<file path="flow/design.v">
module fpu_add_pipe(
    input aclk,
    input [15:0] s_axis_a_tdata,                
    input [15:0] s_axis_b_tdata,                
    input s_axis_a_tvalid,
    input s_axis_b_tvalid,
    output reg [15:0] m_axis_result_tdata,               
    output  m_axis_result_tvalid
    );
    reg [1:0] error_num;
    reg is_ready_out;
    reg [14:0] sum_raw_1;
    reg sum_raw_zero_1;
    reg [4:0] l_e_1;
    reg [4:0] l_e_0_1;
    reg [10:0] l_m_1; 
    reg l_s_1;
    reg is_valid_ain_1, is_valid_bin_1;
    reg [15:0] opa_1, opb_1;
    reg s_zero_1;
    reg [1:0] ls_zero_1;
    reg pos_add_neg_inf_1;
    reg guard_2;
    reg round_bit_2;
    reg sticky_2;
    reg [14:0] sum_raw_2;
    reg sum_raw_zero_2;
    reg [4:0] sum_e_0_2;
    reg [3:0] shift_m_2;
    reg e_subnormal_2;
    reg normalize_flag_2;
    reg [4:0] l_e_0_2;
    reg l_s_2;
    reg [4:0] l_e_2;
    reg [10:0] l_m_2; 
    reg is_valid_ain_2, is_valid_bin_2;
    reg [15:0] opa_2, opb_2;
    reg s_zero_2;
    reg [1:0] ls_zero_2;
    reg pos_add_neg_inf_2;
    reg guard_3;
    reg round_bit_3;
    reg sticky_3;
    reg [10:0] sum_normalize_3;
    reg [4:0] sum_e_3;
    reg l_s_3;
    reg [4:0] l_e_0_3;
    reg [10:0] l_m_3; 
    reg sum_raw_zero_3;
    reg is_valid_ain_3, is_valid_bin_3;
    reg [15:0] opa_3, opb_3;
    reg s_zero_3;
    reg [1:0] ls_zero_3;
    reg pos_add_neg_inf_3;
    wire opa_s;
    wire opb_s;
    wire [4:0] opa_e;
    wire [4:0] opb_e;
    wire [4:0] opa_e_s;
    wire [4:0] opb_e_s;
    wire [10:0] opa_m;
    wire [10:0] opb_m;
    wire subnormal_a;
    wire subnormal_b;
    wire is_valid_ain_0;
    wire is_valid_bin_0;
    wire [15:0] opa_0;
    wire [15:0] opb_0;
    assign opa_s = s_axis_a_tdata[15];
    assign opb_s = s_axis_b_tdata[15];
    assign subnormal_a = ~(|opa_e);
    assign subnormal_b = ~(|opb_e);
    assign opa_e = s_axis_a_tdata[14:10];
    assign opb_e = s_axis_b_tdata[14:10];
    assign opa_e_s = subnormal_a ? opa_e + 1 : opa_e;
    assign opb_e_s = subnormal_b ? opb_e + 1 : opb_e;
    assign opa_m = subnormal_a ? {1'b0, s_axis_a_tdata[9:0]} : {1'b1, s_axis_a_tdata[9:0]};
    assign opb_m = subnormal_b ? {1'b0, s_axis_b_tdata[9:0]} : {1'b1, s_axis_b_tdata[9:0]};
    assign is_valid_ain_0 = s_axis_a_tvalid;
    assign is_valid_bin_0 = s_axis_b_tvalid;
    assign opa_0 = s_axis_a_tdata;
    assign opb_0 = s_axis_b_tdata;
    wire opa_lt_opb = (opa_e > opb_e) ? 1 : ((opa_e == opb_e) && (s_axis_a_tdata[9:0] > s_axis_b_tdata[9:0])) ? 1 : 0;
    wire l_s = opa_lt_opb ? opa_s : opb_s;
    wire s_s = opa_lt_opb ? opb_s : opa_s;
    wire l_subnormal = opa_lt_opb ? subnormal_a : subnormal_b;
    wire s_subnormal = opa_lt_opb ? subnormal_b : subnormal_a;
    wire [4:0] l_e_0 = opa_lt_opb ? opa_e : opb_e;
    wire [4:0] s_e_0 = opa_lt_opb ? opb_e : opa_e;
    wire [4:0] l_e = opa_lt_opb ? opa_e_s : opb_e_s;
    wire [4:0] s_e = opa_lt_opb ? opb_e_s : opa_e_s;
    wire [10:0] l_m = opa_lt_opb ? opa_m : opb_m;
    wire [10:0] s_m = opa_lt_opb ? opb_m : opa_m;
    wire s_zero = s_subnormal && ~(|s_m[9:0]);
    wire [1:0] ls_zero = { l_s && s_s, (l_subnormal && ~(|l_m[9:0])) && s_zero };
    wire pos_add_neg_inf = (l_s ^ s_s) && (&s_e) && (~(|s_axis_a_tdata[9:0])&&~(|s_axis_b_tdata[9:0])); 
    wire [4:0] diff = l_e - s_e;
    wire [3:0] diff_e = diff > 4'd14 ? 4'd14 : diff;
    wire [13:0] s_m_shift_0 = {s_m, 3'b0};
    reg sticky;
    always@(*)begin
        case(diff_e)
        00: sticky = 1'b0;
        01: sticky = s_m_shift_0[0];
        02: sticky = |s_m_shift_0[01:0];
        03: sticky = |s_m_shift_0[02:0];
        04: sticky = |s_m_shift_0[03:0];
        05: sticky = |s_m_shift_0[04:0];
        06: sticky = |s_m_shift_0[05:0];
        07: sticky = |s_m_shift_0[06:0];
        08: sticky = |s_m_shift_0[07:0];
        09: sticky = |s_m_shift_0[08:0];
        10: sticky = |s_m_shift_0[09:0];
        11: sticky = |s_m_shift_0[10:0];
        12: sticky = |s_m_shift_0[11:0];
        13: sticky = |s_m_shift_0[12:0];
        default: sticky = |s_m_shift_0[13:0];
        endcase
    end
    wire [13:0] s_m_shift_1 = s_m_shift_0 >> diff_e;
    wire [13:0] s_m_shift = {s_m_shift_1[13:1], s_m_shift_1[0] | sticky};
    wire sub_add_flag = s_s ^ l_s;
    wire [13:0] l_m_longer = {l_m, 3'b0};
    wire [14:0] sum_raw = sub_add_flag ? l_m_longer - s_m_shift : l_m_longer + s_m_shift;
    wire sum_raw_zero = ~(|sum_raw);
    wire normalize_flag = sum_raw_1[14];
    wire [5:0] e_right_shift = l_e_1 + 1;   
    wire [4:0] sum_e_right = e_right_shift[5] ? 5'b11111 : e_right_shift[4:0];
    wire [4:0] sum_e_0 = normalize_flag ? sum_e_right : l_e_1; 
    wire [10:0] sum_for_normalize = normalize_flag ? sum_raw_1[13:4] : sum_raw_1[12:3];
    wire [3:0] shift_m_0;
    LZC_for_fadd_new U0_shift_module(sum_raw_1[13:3], shift_m_0);
    wire guard_0 = normalize_flag ? sum_raw_1[3] : sum_raw_1[2];
    wire round_bit_0 = normalize_flag ? sum_raw_1[2] : sum_raw_1[1];
    wire sticky_n_0 = normalize_flag ? (sum_raw_1[1] | sum_raw_1[0]) : sum_raw_1[0];
    wire e_subnormal = (sum_e_0 <= shift_m_0 && ~normalize_flag) || (sum_e_0==1 && l_e_0_1==0);
    wire [3:0] shift_m = (sum_e_0 == 1 || normalize_flag) ? 0 : 
                        e_subnormal ? l_e_1 - 1 : shift_m_0;
    wire guard;
    wire round_bit;
    Rounding_bit_gen U0_rounding_module(shift_m, guard_0, round_bit_0, guard, round_bit);
    wire [14:0] sum_normalize_00 = sum_raw_2 << shift_m_2;
    wire [10:0] sum_normalize_0 = normalize_flag_2 ? sum_raw_2[13:4] : sum_normalize_00[12:3];
    wire [4:0] sum_e = (e_subnormal_2 && ~sum_normalize_00[13])? sum_e_0_2 - shift_m_2 - 1 : sum_e_0_2 - shift_m_2;
    wire [10:0] sum_m = (guard_3 && (round_bit_3 | sticky_3 | sum_normalize_3[0])) ? sum_normalize_3 + 1 :
                                                                                sum_normalize_3;
    wire [4:0] sum_e_f = sum_m[10] ? sum_e_3 + 1 : sum_e_3;
    reg [15:0] sum_f;
    reg [15:0] sum_ff;
    reg [4:0] sum_e_ff;
    reg pos_add_neg_inf_ff;
    reg vld_ff;
    always@(posedge aclk)begin
        sum_f <= pos_add_neg_inf_3 ? 16'hfe00 :
            ls_zero_3[0] ? {ls_zero_3[1], 15'b0} : 16'hffff;
        sum_ff <= s_zero_3 | (&l_e_0_3) ? {l_s_3, l_e_0_3, l_m_3[9:0]} : 
            sum_raw_zero_3 ? 16'b0 :
            &sum_e_f ? {l_s_3, sum_e_f, 10'b0} : {l_s_3, sum_e_f, sum_m[9:0]};     
        sum_e_ff <= sum_e_f;   
        pos_add_neg_inf_ff <= pos_add_neg_inf_3;
        vld_ff <= is_valid_ain_3 & is_valid_bin_3;
    end
    reg [15:0] sum_fff;
    reg [15:0] sum_e_fff;
    reg pos_add_neg_inf_fff;
    reg vld_fff;
    always@(posedge aclk)begin
        sum_fff <= &sum_f ? sum_ff : sum_f;
        sum_e_fff <= sum_e_ff;
        pos_add_neg_inf_fff <= pos_add_neg_inf_ff;
        vld_fff <= vld_ff;
    end
    always@(posedge aclk)begin
        m_axis_result_tdata <= sum_fff;
        is_ready_out <= vld_fff;
        error_num <= (&(sum_fff[14:10]) && |(sum_fff[9:0])) | pos_add_neg_inf_fff ? 1:(&(sum_fff[14:10]) && ~(|sum_fff[9:0])) ? 2:0;
    end
    assign m_axis_result_tvalid = ~(|error_num) && is_ready_out;
    always@(posedge aclk)begin
        l_e_1 <= l_e;
        l_e_0_1 <= l_e_0;
        l_m_1 <= l_m;
        l_s_1 <= l_s;
        sum_raw_1 <= sum_raw;
        sum_raw_zero_1 <= sum_raw_zero;
        is_valid_ain_1 <= is_valid_ain_0;
        is_valid_bin_1 <= is_valid_bin_0;
        opa_1 <= opa_0;
        opb_1 <= opb_0;
        s_zero_1 <= s_zero;
        ls_zero_1 <= ls_zero;
        pos_add_neg_inf_1 <= pos_add_neg_inf;
    end
    always@(posedge aclk)begin
        sum_raw_2 <= sum_raw_1;
        sum_raw_zero_2 <= sum_raw_zero_1;
        sum_e_0_2 <= sum_e_0;
        guard_2 <= guard;
        round_bit_2 <= round_bit;
        sticky_2 <= sticky_n_0;
        shift_m_2 <= shift_m;
        e_subnormal_2 <= e_subnormal;
        normalize_flag_2 <= normalize_flag;
        l_e_0_2 <= l_e_0_1;
        l_s_2 <= l_s_1;
        l_e_2 <= l_e_1;
        l_m_2 <= l_m_1;
        is_valid_ain_2 <= is_valid_ain_1;
        is_valid_bin_2 <= is_valid_bin_1;
        opa_2 <= opa_1;
        opb_2 <= opb_1;
        s_zero_2 <= s_zero_1;
        ls_zero_2 <= ls_zero_1;
        pos_add_neg_inf_2 <= pos_add_neg_inf_1;             
    end
    always@(posedge aclk)begin
        guard_3 <= guard_2;
        round_bit_3 <= round_bit_2;
        sticky_3 <= sticky_2;
        sum_normalize_3 <= sum_normalize_0;
        sum_raw_zero_3 <= sum_raw_zero_2;
        sum_e_3 <= sum_e;
        l_s_3 <= l_s_2;
        l_e_0_3 <= l_e_0_2;
        l_m_3 <= l_m_2;
        is_valid_ain_3 <= is_valid_ain_2;
        is_valid_bin_3 <= is_valid_bin_2;
        opa_3 <= opa_2;
        opb_3 <= opb_2;
        s_zero_3 <= s_zero_2;
        ls_zero_3 <= ls_zero_2;
        pos_add_neg_inf_3 <= pos_add_neg_inf_2;        
    end
endmodule
module LZC_for_fadd_new(
    input wire [10:0] op,
    output wire [3:0] shift_cnt
    );
    assign shift_cnt =
    op[10] ? 0 :
    op[9] ? 1 :
    op[8] ? 2 :
    op[7] ? 3 :
    op[6] ? 4 :
    op[5] ? 5 :
    op[4] ? 6 :
    op[3] ? 7 :
    op[2] ? 8 :
    op[1] ? 9 :
    op[0] ? 10:
    11;
endmodule
module Rounding_bit_gen(
    input wire [3:0] shift_m,
    input wire guard_i,
    input wire round_bit_i,
    output wire guard_o,
    output wire round_bit_o
    );
    reg guard;
    reg round_bit;
    always@(*)begin
        case(shift_m)
        0: begin 
            guard = guard_i; 
            round_bit = round_bit_i;
        end
        1: begin
            guard = round_bit_i;
            round_bit = 0;
        end
        default: begin
            guard = 0;
            round_bit = 0;
        end
        endcase
    end
    assign guard_o = guard;
    assign round_bit_o = round_bit;
endmodule
module fpu_sub_pipe(
    input aclk,
    input [15:0] s_axis_a_tdata,                
    input [15:0] s_axis_b_tdata,                
    input s_axis_a_tvalid,
    input s_axis_b_tvalid,
    output reg [15:0] m_axis_result_tdata,               
    output  m_axis_result_tvalid
    );
    reg is_ready_out;
    reg [1:0] error_num;
    reg [14:0] sum_raw_1;
    reg sum_raw_zero_1;
    reg [4:0] l_e_1;
    reg [4:0] l_e_0_1;
    reg [10:0] l_m_1; 
    reg f_s_1;
    reg l_s_1;
    reg is_valid_ain_1, is_valid_bin_1;
    reg [15:0] opa_1, opb_1;
    reg s_zero_1;
    reg [1:0] ls_zero_1;
    reg pos_add_neg_inf_1;
    reg guard_2;
    reg round_bit_2;
    reg sticky_2;
    reg [14:0] sum_raw_2;
    reg sum_raw_zero_2;
    reg [4:0] sum_e_0_2;
    reg [3:0] shift_m_2;
    reg e_subnormal_2;
    reg normalize_flag_2;
    reg [4:0] l_e_0_2;
    reg f_s_2;
    reg l_s_2;
    reg [4:0] l_e_2;
    reg [10:0] l_m_2; 
    reg is_valid_ain_2, is_valid_bin_2;
    reg [15:0] opa_2, opb_2;
    reg s_zero_2;
    reg [1:0] ls_zero_2;
    reg pos_add_neg_inf_2;
    reg guard_3;
    reg round_bit_3;
    reg sticky_3;
    reg [10:0] sum_normalize_3;
    reg [4:0] sum_e_3;
    reg f_s_3;
    reg l_s_3;
    reg [4:0] l_e_0_3;
    reg [10:0] l_m_3; 
    reg sum_raw_zero_3;
    reg is_valid_ain_3, is_valid_bin_3;
    reg [15:0] opa_3, opb_3;
    reg s_zero_3;
    reg [1:0] ls_zero_3;
    reg pos_add_neg_inf_3;
    wire opa_s;
    wire opb_s;
    wire [4:0] opa_e;
    wire [4:0] opb_e;
    wire [4:0] opa_e_s;
    wire [4:0] opb_e_s;
    wire [10:0] opa_m;
    wire [10:0] opb_m;
    wire subnormal_a;
    wire subnormal_b;
    wire is_valid_ain_0;
    wire is_valid_bin_0;
    wire [15:0] opa_0;
    wire [15:0] opb_0;
    assign opa_s = s_axis_a_tdata[15];
    assign opb_s = s_axis_b_tdata[15];
    assign subnormal_a = ~(|opa_e);
    assign subnormal_b = ~(|opb_e);
    assign opa_e = s_axis_a_tdata[14:10];
    assign opb_e = s_axis_b_tdata[14:10];
    assign opa_e_s = subnormal_a ? opa_e + 1 : opa_e;
    assign opb_e_s = subnormal_b ? opb_e + 1 : opb_e;
    assign opa_m = subnormal_a ? {1'b0, s_axis_a_tdata[9:0]} : {1'b1, s_axis_a_tdata[9:0]};
    assign opb_m = subnormal_b ? {1'b0, s_axis_b_tdata[9:0]} : {1'b1, s_axis_b_tdata[9:0]};
    assign is_valid_ain_0 = s_axis_a_tvalid;
    assign is_valid_bin_0 = s_axis_b_tvalid;
    assign opa_0 = s_axis_a_tdata;
    assign opb_0 = s_axis_b_tdata;
    wire opa_lt_opb = (opa_e > opb_e) ? 1 : ((opa_e == opb_e) && (s_axis_a_tdata[9:0] > s_axis_b_tdata[9:0])) ? 1 : 0;
    wire f_s = ((opa_lt_opb && ~opa_s) || (~opa_lt_opb && opb_s)) ? 0 : 1; 
    wire l_s = opa_lt_opb ? opa_s : opb_s;
    wire s_s = opa_lt_opb ? opb_s : opa_s;
    wire l_subnormal = opa_lt_opb ? subnormal_a : subnormal_b;
    wire s_subnormal = opa_lt_opb ? subnormal_b : subnormal_a;
    wire [4:0] l_e_0 = opa_lt_opb ? opa_e : opb_e;
    wire [4:0] s_e_0 = opa_lt_opb ? opb_e : opa_e;
    wire [4:0] l_e = opa_lt_opb ? opa_e_s : opb_e_s;
    wire [4:0] s_e = opa_lt_opb ? opb_e_s : opa_e_s;
    wire [10:0] l_m = opa_lt_opb ? opa_m : opb_m;
    wire [10:0] s_m = opa_lt_opb ? opb_m : opa_m;
    wire s_zero = s_subnormal && ~(|s_m[9:0]);
    wire [1:0] ls_zero = { l_s && s_s, (l_subnormal && ~(|l_m[9:0])) && s_zero };
    wire pos_add_neg_inf = (l_s ^ s_s) && (&s_e) && (~(|s_axis_a_tdata[9:0])&&~(|s_axis_b_tdata[9:0])); 
    wire [4:0] diff = l_e - s_e;
    wire [3:0] diff_e = diff > 4'd14 ? 4'd14 : diff;
    wire [13:0] s_m_shift_0 = {s_m, 3'b0};
    reg sticky;
    always@(*)begin
        case(diff_e)
        00: sticky = 1'b0;
        01: sticky = s_m_shift_0[0];
        02: sticky = |s_m_shift_0[01:0];
        03: sticky = |s_m_shift_0[02:0];
        04: sticky = |s_m_shift_0[03:0];
        05: sticky = |s_m_shift_0[04:0];
        06: sticky = |s_m_shift_0[05:0];
        07: sticky = |s_m_shift_0[06:0];
        08: sticky = |s_m_shift_0[07:0];
        09: sticky = |s_m_shift_0[08:0];
        10: sticky = |s_m_shift_0[09:0];
        11: sticky = |s_m_shift_0[10:0];
        12: sticky = |s_m_shift_0[11:0];
        13: sticky = |s_m_shift_0[12:0];
        default: sticky = |s_m_shift_0[13:0];
        endcase
    end
    wire [13:0] s_m_shift_1 = s_m_shift_0 >> diff_e;
    wire [13:0] s_m_shift = {s_m_shift_1[13:1], s_m_shift_1[0] | sticky};
    wire sub_add_flag = s_s ^ l_s;
    wire [13:0] l_m_longer = {l_m, 3'b0};
    wire [14:0] sum_raw = sub_add_flag ? l_m_longer + s_m_shift : l_m_longer - s_m_shift;
    wire sum_raw_zero = ~(|sum_raw);
    wire normalize_flag = sum_raw_1[14];
    wire [5:0] e_right_shift = l_e_1 + 1;   
    wire [4:0] sum_e_right = e_right_shift[5] ? 5'b11111 : e_right_shift[4:0];
    wire [4:0] sum_e_0 = normalize_flag ? sum_e_right : l_e_1; 
    wire [10:0] sum_for_normalize = normalize_flag ? sum_raw_1[13:4] : sum_raw_1[12:3];
    wire [3:0] shift_m_0;
    LZC_for_fadd_new U0_shift_module(sum_raw_1[13:3], shift_m_0);
    wire guard_0 = normalize_flag ? sum_raw_1[3] : sum_raw_1[2];
    wire round_bit_0 = normalize_flag ? sum_raw_1[2] : sum_raw_1[1];
    wire sticky_n_0 = normalize_flag ? (sum_raw_1[1] | sum_raw_1[0]) : sum_raw_1[0];
    wire e_subnormal = (sum_e_0 <= shift_m_0 && ~normalize_flag) || (sum_e_0==1 && l_e_0_1==0);
    wire [3:0] shift_m = (sum_e_0 == 1 || normalize_flag) ? 0 : 
                        e_subnormal ? l_e_1 - 1 : shift_m_0;
    wire guard;
    wire round_bit;
    Rounding_bit_gen U0_rounding_module(shift_m, guard_0, round_bit_0, guard, round_bit);
    wire [14:0] sum_normalize_00 = sum_raw_2 << shift_m_2;
    wire [10:0] sum_normalize_0 = normalize_flag_2 ? sum_raw_2[13:4] : sum_normalize_00[12:3];
    wire [4:0] sum_e = (e_subnormal_2 && ~sum_normalize_00[13])? sum_e_0_2 - shift_m_2 - 1 : sum_e_0_2 - shift_m_2;
    wire [10:0] sum_m = (guard_3 && (round_bit_3 | sticky_3 | sum_normalize_3[0])) ? sum_normalize_3 + 1 :
                                                                                sum_normalize_3;
    wire [4:0] sum_e_f = sum_m[10] ? sum_e_3 + 1 : sum_e_3;
    reg [15:0] sum_f;
    reg [15:0] sum_ff;
    reg [4:0] sum_e_ff;
    reg pos_add_neg_inf_ff;
    reg vld_ff;
    always@(posedge aclk)begin
        sum_f <= pos_add_neg_inf_3 ? 16'hfe00 :
            ls_zero_3[0] ? {ls_zero_3[1], 15'b0} : 16'hffff;
        sum_ff <= s_zero_3 | (&l_e_0_3) ? {f_s_3, l_e_0_3, l_m_3[9:0]} : 
            sum_raw_zero_3 ? 16'b0 :
            &sum_e_f ? {f_s_3, sum_e_f, 10'b0} : {f_s_3, sum_e_f, sum_m[9:0]};     
        sum_e_ff <= sum_e_f;   
        pos_add_neg_inf_ff <= pos_add_neg_inf_3;
        vld_ff <= is_valid_ain_3 & is_valid_bin_3;
    end
    reg [15:0] sum_fff;
    reg [15:0] sum_e_fff;
    reg pos_add_neg_inf_fff;
    reg vld_fff;
    always@(posedge aclk)begin
        sum_fff <= &sum_f ? sum_ff : sum_f;
        sum_e_fff <= sum_e_ff;
        pos_add_neg_inf_fff <= pos_add_neg_inf_ff;
        vld_fff <= vld_ff;
    end
    always@(posedge aclk)begin
        m_axis_result_tdata <= sum_fff;
        is_ready_out <= vld_fff;
        error_num <= (&(sum_fff[14:10]) && |(sum_fff[9:0])) | pos_add_neg_inf_fff ? 1:(&(sum_fff[14:10]) && ~(|sum_fff[9:0])) ? 2:0;
    end
    assign m_axis_result_tvalid = ~(|error_num) && is_ready_out;
    always@(posedge aclk)begin
        l_e_1 <= l_e;
        l_e_0_1 <= l_e_0;
        l_m_1 <= l_m;
        l_s_1 <= l_s;
        f_s_1 <= f_s;
        sum_raw_1 <= sum_raw;
        sum_raw_zero_1 <= sum_raw_zero;
        is_valid_ain_1 <= is_valid_ain_0;
        is_valid_bin_1 <= is_valid_bin_0;
        opa_1 <= opa_0;
        opb_1 <= opb_0;
        s_zero_1 <= s_zero;
        ls_zero_1 <= ls_zero;
        pos_add_neg_inf_1 <= pos_add_neg_inf;
    end
    always@(posedge aclk)begin
        sum_raw_2 <= sum_raw_1;
        sum_raw_zero_2 <= sum_raw_zero_1;
        sum_e_0_2 <= sum_e_0;
        guard_2 <= guard;
        round_bit_2 <= round_bit;
        sticky_2 <= sticky_n_0;
        shift_m_2 <= shift_m;
        e_subnormal_2 <= e_subnormal;
        normalize_flag_2 <= normalize_flag;
        l_e_0_2 <= l_e_0_1;
        l_s_2 <= l_s_1;
        f_s_2 <= f_s_1;
        l_e_2 <= l_e_1;
        l_m_2 <= l_m_1;
        is_valid_ain_2 <= is_valid_ain_1;
        is_valid_bin_2 <= is_valid_bin_1;
        opa_2 <= opa_1;
        opb_2 <= opb_1;
        s_zero_2 <= s_zero_1;
        ls_zero_2 <= ls_zero_1;
        pos_add_neg_inf_2 <= pos_add_neg_inf_1;             
    end
    always@(posedge aclk)begin
        guard_3 <= guard_2;
        round_bit_3 <= round_bit_2;
        sticky_3 <= sticky_2;
        sum_normalize_3 <= sum_normalize_0;
        sum_raw_zero_3 <= sum_raw_zero_2;
        sum_e_3 <= sum_e;
        l_s_3 <= l_s_2;
        f_s_3 <= f_s_2;
        l_e_0_3 <= l_e_0_2;
        l_m_3 <= l_m_2;
        is_valid_ain_3 <= is_valid_ain_2;
        is_valid_bin_3 <= is_valid_bin_2;
        opa_3 <= opa_2;
        opb_3 <= opb_2;
        s_zero_3 <= s_zero_2;
        ls_zero_3 <= ls_zero_2;
        pos_add_neg_inf_3 <= pos_add_neg_inf_2;        
    end
endmodule
module fpu_mul_pipe(
    input aclk,
    input [15:0] s_axis_a_tdata,   
    input [15:0] s_axis_b_tdata,   
    input s_axis_a_tvalid,
    input s_axis_b_tvalid,
    output reg [15:0] m_axis_result_tdata,  
    output m_axis_result_tvalid
    );
    reg is_ready_out;
    reg [1:0] error_num;
    reg [6:0] opa_e_s_1, opb_e_s_1;
    reg [10:0] opa_m_s_1, opb_m_s_1;
    reg opa_s_1, opb_s_1;
    reg is_valid_ain_1, is_valid_bin_1;
    reg zero_mul_1;
    reg [1:0] nan_mul_1;
    reg [15:0] opa_1, opb_1;
    reg [6:0] mul_e_2;
    reg mul_s_2;
    reg [21:0] mul_m_raw_2;
    reg is_valid_ain_2, is_valid_bin_2;
    reg zero_mul_2;
    reg [1:0] nan_mul_2;    
    reg [15:0] opa_2, opb_2;
    reg [6:0] mul_e_test_3;
    reg [21:0] mul_m_raw_3;
    reg [21:0] mul_normalize_test_3;
    reg [6:0] mul_e_3;
    reg mul_s_3;
    reg is_valid_ain_3, is_valid_bin_3;
    reg zero_mul_3;
    reg [1:0] nan_mul_3;    
    reg [15:0] opa_3, opb_3;
    reg [11:0] mul_normalize_4;
    reg sticky_4;
    reg ovf_4;
    reg mul_s_4;
    reg round_up_or_not_4;
    reg [6:0] mul_e_test_f_4;
    reg is_valid_ain_4, is_valid_bin_4;
    reg zero_mul_4;
    reg [1:0] nan_mul_4;    
    reg [15:0] opa_4, opb_4;
    wire ovf;
    wire opa_s, opb_s;
    wire [4:0] opa_e, opb_e;
    wire [6:0] opa_e_n, opb_e_n;
    wire [6:0] opa_e_s, opb_e_s;
    wire [10:0] opa_m, opb_m;
    wire [10:0] opa_m_s, opb_m_s;
    wire subnormal_a, subnormal_b;
    wire nan_a, nan_b;
    wire is_valid_ain_0, is_valid_bin_0;
    wire [15:0] opa_0, opb_0;
    assign opa_s = s_axis_a_tdata[15];
    assign opb_s = s_axis_b_tdata[15];
    assign subnormal_a = ~(|opa_e);
    assign subnormal_b = ~(|opb_e);
    assign opa_e = s_axis_a_tdata[14:10];
    assign opb_e = s_axis_b_tdata[14:10];
    assign opa_e_n = opa_e - 7'd15;
    assign opb_e_n = opb_e - 7'd15;
    assign nan_a = &opa_e;
    assign nan_b = &opb_e;
    assign opa_m = subnormal_a ? {1'b0, s_axis_a_tdata[9:0]} : {1'b1, s_axis_a_tdata[9:0]};
    assign opb_m = subnormal_b ? {1'b0, s_axis_b_tdata[9:0]} : {1'b1, s_axis_b_tdata[9:0]};
    assign is_valid_ain_0 = s_axis_a_tvalid;
    assign is_valid_bin_0 = s_axis_b_tvalid;
    assign opa_0 = s_axis_a_tdata;
    assign opb_0 = s_axis_b_tdata;
    wire [3:0] shift_a;
    wire [3:0] shift_b;
    LZC_for_fmul_pipe U1_shift_module(opa_m, shift_a);
    LZC_for_fmul_pipe U2_shift_module(opb_m, shift_b);
    assign opa_m_s = subnormal_a ? opa_m << shift_a : opa_m;
    assign opb_m_s = subnormal_b ? opb_m << shift_b : opb_m;
    assign opa_e_s = subnormal_a ? opa_e_n + 1 - shift_a : opa_e_n;
    assign opb_e_s = subnormal_b ? opb_e_n + 1 - shift_b : opb_e_n;
    wire zero_mul = (~(|opa_e) && ~(|s_axis_a_tdata[9:0])) | (~(|opb_e) && ~(|s_axis_b_tdata[9:0]));
    wire [1:0] nan_mul = {nan_a, nan_b};
    wire [6:0] mul_e = opb_e_s + opa_e_s + 1;
    wire mul_s = opa_s ^ opb_s;
    wire [21:0] mul_m_raw = opa_m_s * opb_m_s;
    wire normalize_flag = mul_m_raw_2[21];
    wire [3:0] shift_m_0;
    LZC_for_fmul_pipe U0_shift_module(mul_m_raw_2[21:11], shift_m_0);
    wire [4:0] shift_m_test = normalize_flag ? 0 : shift_m_0;
    wire [21:0] mul_normalize_test = mul_m_raw_2 << shift_m_test;
    wire [6:0] mul_e_test = mul_e_2 - shift_m_test;
    wire right_normalize_flag = $signed(mul_e_test_3) < -14;
    wire [6:0] right_shift = right_normalize_flag ? -14 - mul_e_test_3 : 0;
    reg [6:0] right_sft_ff;
    reg [6:0] mul_e_test_33;
    reg [21:0] mul_normalize_test_33;
    reg [21:0] mul_m_raw_33;
    reg [6:0] mul_e_33;
    reg [1:0] nan_mul_33;
    reg mul_s_33;
    reg is_valid_ain_33, is_valid_bin_33;
    reg zero_mul_33;
    reg [15:0] opa_33, opb_33;
    always@(posedge aclk) begin
        right_sft_ff <= right_shift;
        mul_e_test_33 <= mul_e_test_3;
        mul_normalize_test_33 <= mul_normalize_test_3;
        mul_m_raw_33 <= mul_m_raw_3;
        mul_e_33 <= mul_e_3;
        nan_mul_33 <= nan_mul_3;
        mul_s_33 <= mul_s_3;
        is_valid_ain_33 <= is_valid_ain_3;
        is_valid_bin_33 <= is_valid_bin_3;
        zero_mul_33 <= zero_mul_3;
        opa_33 <= opa_3;
        opb_33 <= opb_3; 
    end
    wire [6:0] mul_e_test_f = mul_e_test_33 + right_sft_ff;
    wire [21:0] mul_normalize_test_right = mul_normalize_test_33 >> right_sft_ff;
    wire or_result;
    assign or_result = |mul_normalize_test_33[9:0];
    reg sticky;
    always@(*)begin
        case(right_sft_ff)
        7'd00: sticky = or_result;
        01: sticky = mul_normalize_test_33[10] | or_result;
        02: sticky = |mul_normalize_test_33[11:10] | or_result;
        03: sticky = |mul_normalize_test_33[12:10] | or_result;
        04: sticky = |mul_normalize_test_33[13:10] | or_result;
        05: sticky = |mul_normalize_test_33[14:10] | or_result;
        06: sticky = |mul_normalize_test_33[15:10] | or_result;
        07: sticky = |mul_normalize_test_33[16:10] | or_result;
        08: sticky = |mul_normalize_test_33[17:10] | or_result;
        09: sticky = |mul_normalize_test_33[18:10] | or_result;
        10: sticky = |mul_normalize_test_33[19:10] | or_result;
        11: sticky = |mul_normalize_test_33[20:10] | or_result;
        default: sticky = |mul_normalize_test_33[21:10] | or_result;
        endcase
    end
    reg [6:0] right_sft_fff;
    reg [6:0] mul_e_test_ff;
    reg [21:0]  mul_normalize_test_right_f;
    reg [21:0] mul_m_raw_333;
    reg [6:0] mul_e_333;
    reg [1:0] nan_mul_333;
    reg sticky_333;
    reg mul_s_333;
    reg is_valid_ain_333, is_valid_bin_333;
    reg zero_mul_333;
    reg [15:0] opa_333, opb_333;
    always@(posedge aclk)begin
        right_sft_fff <= right_sft_ff;
        mul_e_test_ff <= mul_e_test_f;
        mul_normalize_test_right_f <= mul_normalize_test_right;
        mul_m_raw_333 <= mul_m_raw_33;
        sticky_333 <= sticky;
        mul_e_333 <= mul_e_33;
        nan_mul_333 <= nan_mul_33;
        mul_s_333 <= mul_s_33;
        is_valid_ain_333 <= is_valid_ain_33;
        is_valid_bin_333 <= is_valid_bin_33;
        zero_mul_333 <= zero_mul_33;
        opa_333 <= opa_33;
        opb_333 <= opb_33; 
    end
    wire ovf_1 = (mul_m_raw_333[21] && (& (mul_e_333 + 15))) || (|nan_mul_333) ? 1 : 0;
    wire [10:0] round_bits = mul_normalize_test_right_f[10:0];
    wire last_mantissa = mul_normalize_test_right_f[11];
    wire [9:0] round_bits_nos = round_bits[9:0];
    reg round_up_or_not;
    always@(*)begin
        if(round_bits[10] == 1 && ((|round_bits_nos) | sticky_333))begin
            round_up_or_not = 1;
        end
        else if(round_bits[10] == 1 && (~(|round_bits_nos))) begin
            round_up_or_not = last_mantissa ? 1:0;
        end
        else begin
            round_up_or_not = 0;
        end        
    end
    wire [11:0] mul_normalize = ovf_1 ? 11'b0 :
                mul_normalize_test_right_f[21:11] + round_up_or_not; 
    always@(posedge aclk)begin
        ovf_4 <= ovf_1;
        mul_normalize_4 <= mul_normalize;
        mul_s_4 <= mul_s_333;
        mul_e_test_f_4 <= mul_e_test_ff;
        is_valid_ain_4 <= is_valid_ain_333;
        is_valid_bin_4 <= is_valid_bin_333;
        zero_mul_4 <= zero_mul_333;
        nan_mul_4 <= nan_mul_333;  
        opa_4 <= opa_333;
        opb_4 <= opb_333;     
    end
    wire [6:0] mul_e_f = mul_normalize_4[11] ? mul_e_test_f_4 + 1: mul_e_test_f_4;
    wire [6:0] mul_e_ff = mul_e_f + 15;
    wire ovf_f = $signed(mul_e_ff) > 30;
    wire [6:0] mul_e_fff = $signed(mul_e_ff[4:0]) == 1 && ~mul_normalize_4[10] ? 6'd0 :
                            mul_e_ff;
    wire [15:0] mul_r = {mul_s_4, mul_e_fff[4:0], mul_normalize_4[9:0]};
    reg [6:0] mul_e_fff1;
    reg ovf_f1;
    reg [15:0] mul_r_f;
    reg mul_s_5;
    reg is_valid_ain_5, is_valid_bin_5;
    reg zero_mul_5;
    reg [1:0] nan_mul_5;    
    reg [15:0] opa_5, opb_5;
    always@(posedge aclk)begin
        mul_e_fff1 <= mul_e_fff;
        ovf_f1 <= ovf_f | ovf_4;
        mul_r_f <= mul_r;
        is_valid_ain_5 <= is_valid_ain_4;
        is_valid_bin_5 <= is_valid_bin_4;
        zero_mul_5 <= zero_mul_4;
        nan_mul_5 <= nan_mul_4;  
        mul_s_5 <= mul_s_4;
        opa_5 <= opa_4;
        opb_5 <= opb_4;  
    end
    wire [15:0] mul_f;
    assign mul_f = nan_mul_5[1] ? {mul_s_5, opa_5[14:0]} :
                nan_mul_5[0] && ~nan_mul_5[1] ? {mul_s_5, opb_5[14:0]} : 
                zero_mul_5 ? {mul_s_5, 15'b0} : 
                ovf_f1 && ~(|nan_mul_5) ? {mul_s_5, 5'b11111, 10'b0} : 
                mul_r_f;
    always@(posedge aclk)begin
        m_axis_result_tdata <= mul_f;
        error_num <= (ovf_f1 && |(mul_f[9:0])) ? 1 : 
                    (ovf_f1 && ~(|mul_f[9:0])) ? 2 : 0;
        is_ready_out <= is_valid_ain_5 & is_valid_bin_5;
    end
    assign m_axis_result_tvalid = ~(|error_num) && is_ready_out;
    always@(posedge aclk)begin
        mul_e_2 <= mul_e;
        mul_s_2 <= mul_s;
        mul_m_raw_2 <= mul_m_raw;
        is_valid_ain_2 <= is_valid_ain_0;
        is_valid_bin_2 <= is_valid_bin_0;
        zero_mul_2 <= zero_mul;
        nan_mul_2 <= nan_mul;
        opa_2 <= opa_0;
        opb_2 <= opb_0;
    end
    always @(posedge aclk) begin
        mul_s_3 <= mul_s_2;
        mul_e_test_3 <= mul_e_test;
        mul_m_raw_3 <= mul_m_raw_2;
        mul_normalize_test_3 <= mul_normalize_test;
        mul_e_3 <= mul_e_2;
        is_valid_ain_3 <= is_valid_ain_2;
        is_valid_bin_3 <= is_valid_bin_2;
        zero_mul_3 <= zero_mul_2;
        nan_mul_3 <= nan_mul_2;  
        opa_3 <= opa_2;
        opb_3 <= opb_2;         
    end
endmodule
module LZC_for_fmul_pipe(
    input wire [10:0] op,
    output wire [3:0] shift_cnt
    );
    assign shift_cnt =
    op[10] ? 0 :
    op[9] ? 1 :
    op[8] ? 2 :
    op[7] ? 3 :
    op[6] ? 4 :
    op[5] ? 5 :
    op[4] ? 6 :
    op[3] ? 7 :
    op[2] ? 8 :
    op[1] ? 9 :
    op[0] ? 10:
    11;
endmodule
module fpu_comp_large(
    input aclk,
    input [15:0] s_axis_a_tdata,                
    input [15:0] s_axis_b_tdata,                
    input s_axis_a_tvalid,
    input s_axis_b_tvalid,
    output [7:0] m_axis_result_tdata,               
    output reg m_axis_result_tvalid
    );
    wire opa_s;
    wire opb_s;
    wire [4:0] opa_e;
    wire [4:0] opb_e;
    wire [4:0] opa_e_s;
    wire [4:0] opb_e_s;
    wire [10:0] opa_m;
    wire [10:0] opb_m;
    wire [15:0] opa_0;
    wire [15:0] opb_0;
    reg [15:0] opa_1;
    reg [15:0] opb_1;
    wire is_valid_ain_0, is_valid_bin_0;
    reg is_valid_ain_1, is_valid_bin_1;
    reg is_ready_out;
    reg [1:0] error_num;
    assign opa_s = s_axis_a_tdata[15];
    assign opb_s = s_axis_b_tdata[15];
    assign opa_e = s_axis_a_tdata[14:10];
    assign opb_e = s_axis_b_tdata[14:10];
    assign opa_m = s_axis_a_tdata[9:0];
    assign opb_m = s_axis_b_tdata[9:0];
    assign opa_0 = s_axis_a_tdata;
    assign opb_0 = s_axis_b_tdata;
    assign is_valid_ain_0 = s_axis_a_tvalid;
    assign is_valid_bin_0 = s_axis_b_tvalid;
    wire a_e_b = ~(| (s_axis_a_tdata ^ s_axis_b_tdata));
    wire s_a_g_b = (~opa_s) & opb_s;
    wire s_a_e_b = ~(opa_s ^ opb_s);
    wire e_a_g_b = (opa_e > opb_e);
    wire e_a_l_b = (opa_e < opb_e);
    wire e_a_e_b = (opa_e == opb_e);
    wire m_a_g_b = (opa_m > opb_m);
    wire m_a_l_b = (opa_m < opb_m);
    reg con1;
    reg con2;
    reg con3;
    reg con4;
    reg con5;
    reg con6;
    always@(posedge aclk)begin
        con1 <= a_e_b;
        con2 <= ~a_e_b & s_a_g_b;
        con3 <= ~a_e_b & s_a_e_b & (~opa_s) & e_a_g_b;
        con4 <= ~a_e_b & s_a_e_b & (~opa_s) & e_a_e_b & m_a_g_b;
        con5 <= ~a_e_b & s_a_e_b & opa_s & e_a_l_b;
        con6 <= ~a_e_b & s_a_e_b & opa_s & e_a_e_b & m_a_l_b;     
        opa_1 <= opa_0;
        opb_1 <= opb_0;   
        is_valid_ain_1 <= is_valid_ain_0;
        is_valid_bin_1 <= is_valid_bin_0;
    end
    assign m_axis_result_tdata = (con1 | con2 | con3 | con4 | con5 | con6) ? 8'b00000001 : 8'b00000000;
    always@(*)begin
        m_axis_result_tvalid = is_valid_ain_1 & is_valid_bin_1;
        is_ready_out = m_axis_result_tvalid;
    end
endmodule
module fpu16_top(
    input         aclk,
    input  [15:0] a,
    input  [15:0] b,
    input         a_valid,
    input         b_valid,
    output [15:0] add_result,
    output        add_valid,
    output [15:0] sub_result,
    output        sub_valid,
    output [15:0] mul_result,
    output        mul_valid,
    output [7:0]  cmp_result,
    output        cmp_valid
    );
    fpu_add_pipe u_add(
        .aclk(aclk),
        .s_axis_a_tdata(a), .s_axis_b_tdata(b),
        .s_axis_a_tvalid(a_valid), .s_axis_b_tvalid(b_valid),
        .m_axis_result_tdata(add_result), .m_axis_result_tvalid(add_valid));
    fpu_sub_pipe u_sub(
        .aclk(aclk),
        .s_axis_a_tdata(a), .s_axis_b_tdata(b),
        .s_axis_a_tvalid(a_valid), .s_axis_b_tvalid(b_valid),
        .m_axis_result_tdata(sub_result), .m_axis_result_tvalid(sub_valid));
    fpu_mul_pipe u_mul(
        .aclk(aclk),
        .s_axis_a_tdata(a), .s_axis_b_tdata(b),
        .s_axis_a_tvalid(a_valid), .s_axis_b_tvalid(b_valid),
        .m_axis_result_tdata(mul_result), .m_axis_result_tvalid(mul_valid));
    fpu_comp_large u_cmp(
        .aclk(aclk),
        .s_axis_a_tdata(a), .s_axis_b_tdata(b),
        .s_axis_a_tvalid(a_valid), .s_axis_b_tvalid(b_valid),
        .m_axis_result_tdata(cmp_result), .m_axis_result_tvalid(cmp_valid));
endmodule
</file>
<file path="flow/run.sh">
#!/bin/bash
# the make line also repeats each setting of config.mk as NAME=value (left out here)
make -C /OpenROAD-flow-scripts/flow DESIGN_CONFIG=/design/flow/config.mk WORK_HOME=/design/flow/orfs CLKGATE_MAP_FILE= finish
</file>
<file path="flow/config.mk">
export PLATFORM = sky130hd
export DESIGN_NAME = fpu16_top
export DESIGN_NICKNAME = fpu16_top
export VERILOG_FILES = /design/flow/design.v
export SDC_FILE = /design/flow/constraint.sdc
export NUM_CORES = 4
export LEC_CHECK = 0
export ABC_AREA = 1
export CAP_MARGIN = 15
export CELL_PAD_IN_SITES_GLOBAL_PLACEMENT = 2
export CORE_ASPECT_RATIO = 1.3
export CORE_MARGIN = 2
export CORE_UTILIZATION = 26
export CTS_CLUSTER_SIZE = 52
export GPL_ROUTABILITY_DRIVEN = 1
export HOLD_SLACK_MARGIN = 0.17
export MIN_ROUTING_LAYER = met1
export PLACE_DENSITY_LB_ADDON = 0.16
export SETUP_SLACK_MARGIN = 1.29
export SLEW_MARGIN = 20
export TNS_END_PERCENT = 10
</file>
<file path="flow/constraint.sdc">
create_clock -name core_clock -period 8.0 [get_ports {aclk}]
set_input_delay 1.6000 -clock core_clock [delete_from_list [all_inputs] [get_ports {aclk}]]
set_output_delay 1.6000 -clock core_clock [all_outputs]
set_load 0.01 [all_outputs]
</file>
==> ci_impl_report.md, run 1 <==
### Flow metrics

| Metric | Value |
|---|---|
| Status | timing/DRC/antenna clean |
| Max Cap Viol | 0 |
| Slew @ Worst Pin | 955.8 ps |
| # Cells Yosys | 3692 |
| Routed via count | 24933 |
| EDFF count, synth | 0 |
| Comb pwr | 0.00771 W |
| YS warnings | 5 |
| Top-area cell share | 45.69% |
| Most common cell in the synthesized netlist | nand2_1 |
| Floorplan Utilization | 26.10% |
| Crit path max fanout | 8 |
| Initial antenna violation count | 3 |
| Setup violations, final | 0 |
| Largest net degree at the start of global routing | 43 |
| Post-Synth AOI/OAI Area | 10.33% |
| Port Buffers | 87 |
| CP Capture Type | flop |
| # placed instances | 5628 |
| Slew Limit Fails | 0 |
| Tool Warnings | 48 |
| Clk pin slew, worst setup/hold paths | 60 ps |
| Hold Fails Final Rpt | 0 |
| Simple Share, Synth | 19.66% |
| Dominant combinational family | simple AND/OR/NAND/NOR gates |
| GRT Total Usage | 15.34% |
| Synth Area in Adders | 12.93% |
| First-pass GRT wire length | 145000 µm |
| Chip Width | 305.9 µm |
| Rel. slew slack | 35.88% |
| Mean number of vias per cell | 4.217 |
| CP Launch Type | primary input |
| First-pass iteration count of the detailed router | 6 |
| Yosys Chip Area | 30800 µm² |
| Power Total | 0.01631 W |
| R2R setup slack | 4080 ps |
| DRT antenna net count | 0 |
| Synth cell types | 59 |
| Total wire length | 93880 µm |
| CTS Sinks | 703 |
| Critical Path Source | b[10] |
| Largest power group | combinational cells |
| Max H-tree Level | 3 |
| Clk latency late pin | 640 ps |
| Crit-path leading delay family | adder cells |
| RSZ-0062 raised after global routing | true |
| Final HPWL DP | 75170 µm |
| CTS Hold Bufs | 0 |
| Cts bufs inserted | 70 |
| Sequential cell power | 0.00524 W |
| Worst Setup EP | u_mul.mul_m_raw_2[21]$_DFF_P_ |
| DR iter-0 viols | 1101 |
| Path depth of the worst reg2reg path | 15 |
| Area leader, netlist | dfxtp_1 |
| CTS tree | built |
| Sw Pwr | 0.006289 W |
| Chip area | 121300 µm² |
| Delay of the slowest critical-path stage | 560 ps |
| Top cells by count | 743 x nand2_1, 703 x dfxtp_1, 517 x inv_1, 287 x o21ai_0, 285 x nor2_1 |
| Synth Instances | 3692 |
| Synth mux share | 0.5850% |
| Overflow after GRT | 0 |
| Worst Path Class, Setup | primary input to flop |
| Logic pwr share | 47.3% |
| DRC | 0 |
| Reg2reg start | u_mul.mul_m_raw_2[12]$_DFF_P_ |
| Cell area leaders | dfxtp_1 46%, nand2_1 9.1%, ha_1 7.1% |
| Core Rows | 144 |
| Asr flop ratio synth | 0% |
| Synth Cell Area | 30800 µm² |
| Longest Clk Path Bufs | 3 |
| Int Pwr | 0.01002 W |
| Clk network pwr share | 20.6% |
| WP buf/inv | 12 |
| Fmax | 136.0 MHz |
| Most common reg cell | dfxtp_1 |
| Clock distribution power | 0.00336 W |
| Worst vdd ir | 0.0001923 V |
| WP data arrival | 7870 ps |
| Fin crit share | 91.90% |
| Hold Crit Start | u_mul.opb_2[10]$_DFF_P_ |
| XOR/XNOR Area Share | 2.925% |
| Min-Delay Path Depth | 0 |
| Top-Level Pins | 95 |
| Seq pwr share | 32.1% |
| Required time of the critical path | 8520 ps |
| Filler cells | 12427 |
| Switching share of power | 38.57% |
| Critical path depth | 39 |
| PwrDens | 396.4 nW/µm² |
| Area delta synth->final | 33.57% |
| CTS Root Cell | clkbuf_16 |
| Hold Path Class | flop to flop |
| Syn Area/Cell | 8.342 µm² |
| Die Height | 396.4 µm |
| Final cell count without fillers | 5912 |
| Placer congestion estimate | 0.8301 |
| Min-Delay Endpoint | u_mul.opb_3[10]$_DFF_P_ |
| Synthesized registers | 703 |
| Final nets | 4623 |
| Vias in the first global route | 25447 |
| Reg2reg end | u_mul.mul_normalize_test_3[18]$_DFF_P_ |
| Most common cell on crit path | fa_1 |
| P_leak | 19.38 nW |
| Skew final | 21.16 ps |
| Tmin final | 7352 ps |
| Post-synth seq share | 45.69% |
| Worst path slowest cell | fa_1 |
| Core area | 118000 µm² |
| Drt wl/cell | 15.88 µm |
-- routing by layer --
metal	vias up	track usage [%]	share of wire, %
met2	340	26.02	47
met3	109	1.595	2.5
met1	11316	20.29	48
met5	-	0	0
met4	0	5.128	2.3
li1	13168	-	-
-- metrics by stage --
stage          cell area (µm²)  setup slack [ps]  setup TNS, ps  utilization, %  hold WS (ps)
2_1_floorplan            31100             535.8              0               -         309.6
4_1_cts                  40440             727.7              0           34.27         312.4
3_5_place_dp             36470            -694.6          -6602           30.91         312.1
6_report                 41140             648.2              0           34.86         315.0
3_3_place_gp             36470            -683.1          -6317           30.91         309.9
5_1_grt                  41140             276.0              0           34.86         320.6
-- layout make-up --
| type | count | area [µm²] | share of cell area, % |
|---|---|---|---|
| multi-input combinational | 2375 | 15550 | 37.79 |
| timing repair buffer | 638 | 5156 | 12.53 |
| tap | 1533 | 1918 | 4.663 |
| clock buffer | 95 | 1956 | 4.754 |
| clock inverter | 32 | 416.7 | 1.013 |
| antenna | 1 | 2.502 | 0.006083 |
| sequential | 703 | 14070 | 34.21 |
| timing repair inverter | 1 | 7.507 | 0.01825 |
| inverter | 534 | 2061 | 5.009 |
-- timing repair --
action / CTS / global route
pin swaps: 93 / 104
setup buffers: 113 / 39
endpoints found under the setup margin: 39 / 40
gates resized: 277 / 139
gates cloned: 4 / 0
==> run 2: changes to the inputs <==
CAP_MARGIN = 20   (was 15)
CELL_PAD_IN_SITES_GLOBAL_PLACEMENT = default   (was 2)
CORE_ASPECT_RATIO = default   (was 1.3)
CORE_UTILIZATION = 72   (was 26)
CTS_CLUSTER_DIAMETER = 186   (was default)
CTS_CLUSTER_SIZE = default   (was 52)
GPL_ROUTABILITY_DRIVEN = default   (was 1)
HOLD_SLACK_MARGIN = default   (was 0.17)
MIN_ROUTING_LAYER = default   (was met1)
PLACE_DENSITY_LB_ADDON = 0.22   (was 0.16)
SETUP_SLACK_MARGIN = 0.74   (was 1.29)
TNS_END_PERCENT = default   (was 10)
clock period = 5.59 ns   (was 8.0 ns; I/O delays follow)
==> run 2 against run 1 <==
Effect of this change:
- the run now fails in global routing (5_1_grt)
- die area decreased by 63%
- synthesized cell count unchanged
- synthesized area unchanged
==> ci_impl_report.md, run 2 <==
### Metrics collected by this job

| Metric | Value |
|---|---|
| Status | stopped before the end |
| Post-DP Area | 35530 µm² |
| Synth Area in Adders | 12.93% |
| Cell area leaders | dfxtp_1 46%, nand2_1 9.1%, ha_1 7.1% |
| Core Rows | 75 |
| Area leader, netlist | dfxtp_1 |
| Dominant combinational family | simple AND/OR/NAND/NOR gates |
| Overflow after GRT | 164 |
| XOR/XNOR Area Share | 2.925% |
| EDFF count, synth | 0 |
| Chip Width | 210.8 µm |
| Max H-tree Level | 3 |
| Post-synth seq share | 45.69% |
| Placer congestion estimate | 1.055 |
| YS warnings | 5 |
| Chip area | 44450 µm² |
| Tool error | [ERROR GRT-0232] Routing congestion too high. Check the congestion heatmap in the GUI. |
| # Cells Yosys | 3692 |
| Yosys Chip Area | 30800 µm² |
| CTS Root Cell | clkbuf_16 |
| Synth Cell Area | 30800 µm² |
| Post-Synth AOI/OAI Area | 10.33% |
| Top cells by count | 743 x nand2_1, 703 x dfxtp_1, 517 x inv_1, 287 x o21ai_0, 285 x nor2_1 |
| CTS Hold Bufs | 0 |
| Most common cell in the synthesized netlist | nand2_1 |
| Fail Step | global routing (5_1_grt) |
| Final HPWL DP | 66250 µm |
| GRT Total Usage | 81.16% |
| Asr flop ratio synth | 0% |
| Die Height | 210.8 µm |
| Simple Share, Synth | 19.66% |
| Most common reg cell | dfxtp_1 |
| Cts bufs inserted | 66 |
| Top-area cell share | 45.69% |
| CTS Sinks | 703 |
| Syn Area/Cell | 8.342 µm² |
| Synth mux share | 0.5850% |
| Core area | 42040 µm² |
| Synth cell types | 59 |
| Floorplan Utilization | 73.26% |
| Synth Instances | 3692 |
| Longest Clk Path Bufs | 3 |
| Synthesized registers | 703 |
| Port Buffers | 87 |
| Top-Level Pins | 95 |
run 2: metal layers:
metal / GRT overflow / GRT usage, %
met1: 0 / 79.30
met2: 74 / 95.56
met3: 3 / 68.30
met4: 87 / 85.14
met5: 0 / 39.60
run 2: timing repair:
action / 4_1_cts
setup buffers: 107
cloned: 3
pin swaps: 150
resized: 406
endpoints found under the setup margin: 51
run 2: stage by stage:
step	instances	setup slack [ps]	total power [W]
after floorplan	3698	-1392	0.01397
after global placement	4627	-2294	0.01743
after detailed placement	4627	-2581	0.01829
after CTS	4857	-1442	0.02525
==> run 3: changes to the inputs <==
CORE_UTILIZATION = 70   (was 72)
CTS_CLUSTER_DIAMETER = default   (was 186)
CTS_CLUSTER_SIZE = 72   (was default)
PLACE_DENSITY = 0.64   (was default)
PLACE_DENSITY_LB_ADDON = default   (was 0.22)
SETUP_SLACK_MARGIN = -0.48   (was 0.74)
clock period = 7.04 ns   (was 5.59 ns; I/O delays follow)
==> run 3 against run 2 <==
Effect of this change:
- die area increased by 2.8%
- synthesized cell count stayed put
- the layout now fails its checks (setup timing)
- synthesized area unchanged
==> ci_impl_report.md, run 3 <==
### Flow metrics

| Metric | Value |
|---|---|
| Logic pwr share | 49.4% |
| Synth Area in Adders | 12.93% |
| Mean number of vias per cell | 6.228 |
| # Cells Yosys | 3692 |
| Min-Delay Path Depth | 0 |
| Tmin final | 8177 ps |
| Final nets | 4458 |
| Die Height | 213.8 µm |
| Fin crit share | 116.2% |
| Worst Setup EP | u_mul.mul_m_raw_2[21]$_DFF_P_ |
| Core area | 43270 µm² |
| Post-Synth AOI/OAI Area | 10.33% |
| Crit-path leading delay family | adder cells |
| Delay of the slowest critical-path stage | 580 ps |
| Area delta synth->final | 22.09% |
| Total wire length | 108800 µm |
| Slew @ Worst Pin | 1238 ps |
| Synthesized registers | 703 |
| Clock distribution power | 0.00354 W |
| Comb pwr | 0.00952 W |
| CTS tree | built |
| EDFF count, synth | 0 |
| Seq pwr share | 32.2% |
| Clk latency late pin | 660 ps |
| Most common cell in the synthesized netlist | nand2_1 |
| Largest power group | combinational cells |
| Max Cap Viol | 0 |
| Critical path depth | 42 |
| Switching share of power | 43.15% |
| PwrDens | 512.6 nW/µm² |
| Core Rows | 76 |
| Post-synth seq share | 45.69% |
| Synth Instances | 3692 |
| CP Launch Type | primary input |
| Clk network pwr share | 18.4% |
| Chip area | 45690 µm² |
| Power Total | 0.01928 W |
| Yosys Chip Area | 30800 µm² |
| CTS Hold Bufs | 0 |
| Drt wl/cell | 22.66 µm |
| Status | complete, but fails checks |
| Reg2reg start | u_mul.mul_m_raw_2[12]$_DFF_P_ |
| Post-place setup slack | -1469 ps |
| Area leader, netlist | dfxtp_1 |
| Longest Clk Path Bufs | 3 |
| YS warnings | 5 |
| DR iter-0 viols | 4649 |
| Tool Warnings | 50 |
| Floorplan Utilization | 71.19% |
| Initial antenna violation count | 16 |
| Max H-tree Level | 2 |
| CTS Sinks | 703 |
| Port Buffers | 87 |
| Overflow after GRT | 0 |
| DRT antenna net count | 0 |
| First-pass iteration count of the detailed router | 9 |
| Final worst setup slack | -1137 ps |
| Most common reg cell | dfxtp_1 |
| Clk pin slew, worst setup/hold paths | 70 ps |
| Most common cell on crit path | inv_1 |
| Top-area cell share | 45.69% |
| Placer congestion estimate | 1.004 |
| Failing Checks | setup timing |
| Int Pwr | 0.01096 W |
| R2R setup slack | 2680 ps |
| Top cells by count | 743 x nand2_1, 703 x dfxtp_1, 517 x inv_1, 287 x o21ai_0, 285 x nor2_1 |
| Chip Width | 213.8 µm |
| Vias in the first global route | 28888 |
| Sequential cell power | 0.00621 W |
| Hold Crit Start | u_mul.opa_3[13]$_DFF_P_ |
| Setup violations, final | 27 |
| RSZ-0062 raised after global routing | true |
| Synth Cell Area | 30800 µm² |
| Skew final | 42.25 ps |
| Syn Area/Cell | 8.342 µm² |
| Simple Share, Synth | 19.66% |
| Largest net degree at the start of global routing | 43 |
| Crit path max fanout | 8 |
| CTS Root Cell | clkbuf_16 |
| Slew Limit Fails | 0 |
| WP buf/inv | 13 |
| Synth cell types | 59 |
| CP Capture Type | flop |
| First-pass GRT wire length | 156800 µm |
| Rel. slew slack | 16.58% |
| Path depth of the worst reg2reg path | 15 |
| Critical Path Source | b[0] |
| Top-Level Pins | 95 |
| P_leak | 18.31 nW |
| Min-Delay Endpoint | u_mul.opa_33[13]$_DFF_P_ |
| WP data arrival | 8730 ps |
| Worst Path Class, Setup | primary input to flop |
| Hold Path Class | flop to flop |
| Hold Fails Final Rpt | 0 |
| Final HPWL DP | 66550 µm |
| Reg2reg end | u_mul.mul_e_test_3[6]$_DFF_P_ |
| DRC | 0 |
| Required time of the critical path | 7590 ps |
| Synth mux share | 0.5850% |
| Routed via count | 29905 |
| Fmax | 122.3 MHz |
| Dominant combinational family | simple AND/OR/NAND/NOR gates |
| Sw Pwr | 0.008316 W |
| Cts bufs inserted | 58 |
| Worst vdd ir | 0.0004324 V |
| Worst path slowest cell | fa_1 |
| Asr flop ratio synth | 0% |
| XOR/XNOR Area Share | 2.925% |
| GRT Total Usage | 44.92% |
| Cell area leaders | dfxtp_1 46%, nand2_1 9.1%, ha_1 7.1% |
run 3: area by class of cell:
cell class	count	area, µm²
Antenna cell	10	25.02
Clock buffer	72	1564
Clock inverter	37	513.0
Fill cell	2085	5663
Inverter	534	2021
Multi-Input combinational cell	2374	14770
Sequential cell	703	14070
Tap cell	585	732.0
Timing Repair Buffer	487	3901
run 3: what timing repair did:
| item | in CTS | in global routing |
|---|---|---|
| resized | 34 | 77 |
| endpoints found under the setup margin | 11 | 20 |
| pin swaps | 13 | 47 |
| cloned | 2 | 0 |
| buffers inserted | 5 | 26 |
run 3: layer usage:
metal | GRT usage [%] | vias to the layer above | routed length (µm)
met2 | 71.07 | 2561 | 47650
met1 | 52.35 | 13637 | 38020
met3 | 15.98 | 873 | 14130
met5 | 1.724 | - | 97
met4 | 27.30 | 4 | 8907
li1 | - | 12830 | -
run 3: metrics by stage:
step	utilization [%]	TNS, ps	hold slack [ps]	instances	area [µm²]
6_report	86.91	-12580	312.7	4802	37600
3_3_place_gp	80.76	-20070	309.5	4655	34940
2_1_floorplan	-	-1376	309.6	3698	30940
4_1_cts	85.80	-5800	306.5	4771	37120
3_5_place_dp	80.76	-28090	312.1	4655	34940
5_1_grt	86.87	-19810	309.3	4795	37590
==> run 4: changes to the inputs <==
CAP_MARGIN = 30   (was 20)
CORE_ASPECT_RATIO = 1.82   (was default)
CORE_MARGIN = 3   (was 2)
CORE_UTILIZATION = 46   (was 70)
CTS_CLUSTER_DIAMETER = 164   (was default)
CTS_CLUSTER_SIZE = 33   (was 72)
GPL_ROUTABILITY_DRIVEN = 0   (was default)
GPL_TIMING_DRIVEN = 0   (was default)
MAX_ROUTING_LAYER = met4   (was default)
MIN_ROUTING_LAYER = met1   (was default)
PLACE_DENSITY = default   (was 0.64)
PLACE_DENSITY_LB_ADDON = 0.05   (was default)
SETUP_SLACK_MARGIN = 2.28   (was -0.48)
SLEW_MARGIN = 35   (was 20)
TNS_END_PERCENT = 45   (was default)
clock period = 8.76 ns   (was 7.04 ns; I/O delays follow)
==> run 4 against run 3 <==
Effect of this change:
- now clean on timing, DRC and antenna
- critical path depth decreased by 3
- final cell count up 0.23%
- first-iteration DRC count is 76% lower
- highest routed layer is now met4
- die area increased by 54%
- synthesized cell count unchanged
- total power fell by 30%
- worst hold slack better by 13 ps
- critical path type unchanged
- combinational power decreased by 22%
- worst setup slack gained 2200 ps
==> ci_impl_report.md, run 4 <==
### Flow metrics

| Metric | Value |
|---|---|
| Worst vdd ir | 0.0009203 V |
| Logic pwr share | 54.6% |
| Max H-tree Level | 1 |
| Chip area | 70240 µm² |
| Post-place setup slack | -826.1 ps |
| Worst Path Class, Setup | primary input to flop |
| Synth Instances | 3692 |
| Critical Path Source | a[12] |
| Final worst setup slack | 1059 ps |
| Dominant combinational family | simple AND/OR/NAND/NOR gates |
| Drt wl/cell | 17.97 µm |
| Syn Area/Cell | 8.342 µm² |
| Chip Width | 197.8 µm |
| Core area | 66100 µm² |
| Hold Crit Start | u_mul.opa_333[7]$_DFF_P_ |
| Min-Delay Endpoint | u_mul.opa_4[7]$_DFF_P_ |
| Asr flop ratio synth | 0% |
| Reg2reg start | u_mul.mul_m_raw_2[12]$_DFF_P_ |
| Tmin final | 7701 ps |
| Routed via count | 24889 |
| Final nets | 4275 |
| Largest net degree at the start of global routing | 34 |
| Sw Pwr | 0.005649 W |
| Area leader, netlist | dfxtp_1 |
| Hold Path Class | flop to flop |
| Most common reg cell | dfxtp_1 |
| Most common cell in the synthesized netlist | nand2_1 |
| Delay of the slowest critical-path stage | 650 ps |
| Floorplan Utilization | 46.59% |
| Reg2reg end | u_mul.mul_e_test_3[5]$_DFF_P_ |
| Synth cell types | 59 |
| Flip-flop and latch area | 14070 µm² |
| Slew @ Worst Pin | 1005 ps |
| Rel. slew slack | 32.27% |
| Switching share of power | 41.81% |
| N_diodes | 0 |
| Comb pwr | 0.00738 W |
| Multi-input logic area | 15570 µm² |
| Int Pwr | 0.007862 W |
| Die Height | 355.1 µm |
| Vias in the first global route | 24719 |
| Hold Fails Final Rpt | 0 |
| P_leak | 16.89 nW |
| Crit path max fanout | 3 |
| Filler cells | 6263 |
| Clk network pwr share | 10.6% |
| Clk pin slew, worst setup/hold paths | 110 ps |
| DRT antenna net count | 0 |
| Area delta synth->final | 17.62% |
| Max Cap Viol | 0 |
| XOR/XNOR Area Share | 2.925% |
| Slew Limit Fails | 0 |
| Final HPWL DP | 70130 µm |
| Largest power group | combinational cells |
| Top cells by count | 743 x nand2_1, 703 x dfxtp_1, 517 x inv_1, 287 x o21ai_0, 285 x nor2_1 |
| Post-synth seq share | 45.69% |
| GRT Total Usage | 24.87% |
| Path depth of the worst reg2reg path | 16 |
| Total wire length | 86480 µm |
| CTS Sinks | 703 |
| Min-Delay Path Depth | 0 |
| RSZ-0062 raised after global routing | true |
| Synth mux share | 0.5850% |
| Synth Area in Adders | 12.93% |
| DRC | 0 |
| Mean number of vias per cell | 5.171 |
| Top-area cell share | 45.69% |
| Core Rows | 127 |
| Clock distribution power | 0.00143 W |
| YS warnings | 5 |
| Skew final | 22.58 ps |
| Fmax | 129.8 MHz |
| CTS Root Cell | clkbuf_16 |
| Synthesized registers | 703 |
| Power Total | 0.01351 W |
| Cts bufs inserted | 25 |
| CTS Hold Bufs | 0 |
| R2R setup slack | 5020 ps |
| CTS tree | built |
| Synth Cell Area | 30800 µm² |
| CP Launch Type | primary input |
| Fin crit share | 87.92% |
| Post-DP Area | 33240 µm² |
| Clk latency late pin | 600 ps |
| Setup violations, final | 0 |
| DR iter-0 viols | 1124 |
| Longest Clk Path Bufs | 3 |
| Critical path depth | 39 |
| Required time of the critical path | 9250 ps |
| EDFF count, synth | 0 |
| Fin area | 36230 µm² |
| Crit-path leading delay family | adder cells |
| Sequential cell power | 0.00470 W |
| Simple Share, Synth | 19.66% |
| Status | timing/DRC/antenna clean |
| # Cells Yosys | 3692 |
| First-pass iteration count of the detailed router | 5 |
| Cell area leaders | dfxtp_1 46%, nand2_1 9.1%, ha_1 7.1% |
| Top-Level Pins | 95 |
| Most common cell on crit path | buf_4 |
| Setup TNS | 0 ps |
| Worst Setup EP | u_mul.mul_m_raw_2[21]$_DFF_P_ |
| Post-Synth AOI/OAI Area | 10.33% |
| Worst path slowest cell | fa_2 |
| Seq pwr share | 34.8% |
| Yosys Chip Area | 30800 µm² |
| WP buf/inv | 16 |
| Overflow after GRT | 0 |
| First-pass GRT wire length | 131800 µm |
| CP Capture Type | flop |
| Tool Warnings | 48 |
| Initial antenna violation count | 0 |
| Port Buffers | 87 |
| WP data arrival | 8200 ps |
| PwrDens | 373.0 nW/µm² |
[run 4: layout make-up]
type                    instances  share of cell area, %
plain buffers                  89                  1.482
repair buffers                248                  6.148
clock inverters                 2                 0.1382
inverters                     534                  5.795
well taps                     838                  2.894
flip-flops and latches        703                  38.85
clock buffers                  25                  1.727
multi-input cells            2374                  42.97
[run 4: timing repair]
action / 4_1_cts / 5_1_grt
pin swaps: 125 / 76
endpoints found under the setup margin: 49 / 36
setup buffers: 137 / 23
gates resized: 417 / 80
gates cloned: 3 / 0
[run 4: metal layers]
metal / vias up / GRT usage (%) / wire length (µm) / part of all wire [%]
li1: 12399 / - / - / -
met1: 11690 / 22.10 / 28640 / 33
met2: 544 / 49.85 / 49680 / 57
met3: 256 / 2.482 / 2508 / 2.9
met4: 0 / 13.79 / 5650 / 6.5
met5: - / - / 0 / 0
[run 4: stage by stage]
stage | cells | hold WS, ps | util, %
after CTS | 4790 | 333.3 | 54.10
final | 4813 | 325.8 | 54.80
after global routing | 4813 | 338.1 | 54.80
after detailed placement | 4623 | 312.1 | 50.29
after floorplan | 3698 | 309.6 | -
after global placement | 4623 | 310.0 | 50.29
No activity file was given, so power comes from the tool's default toggle rates.
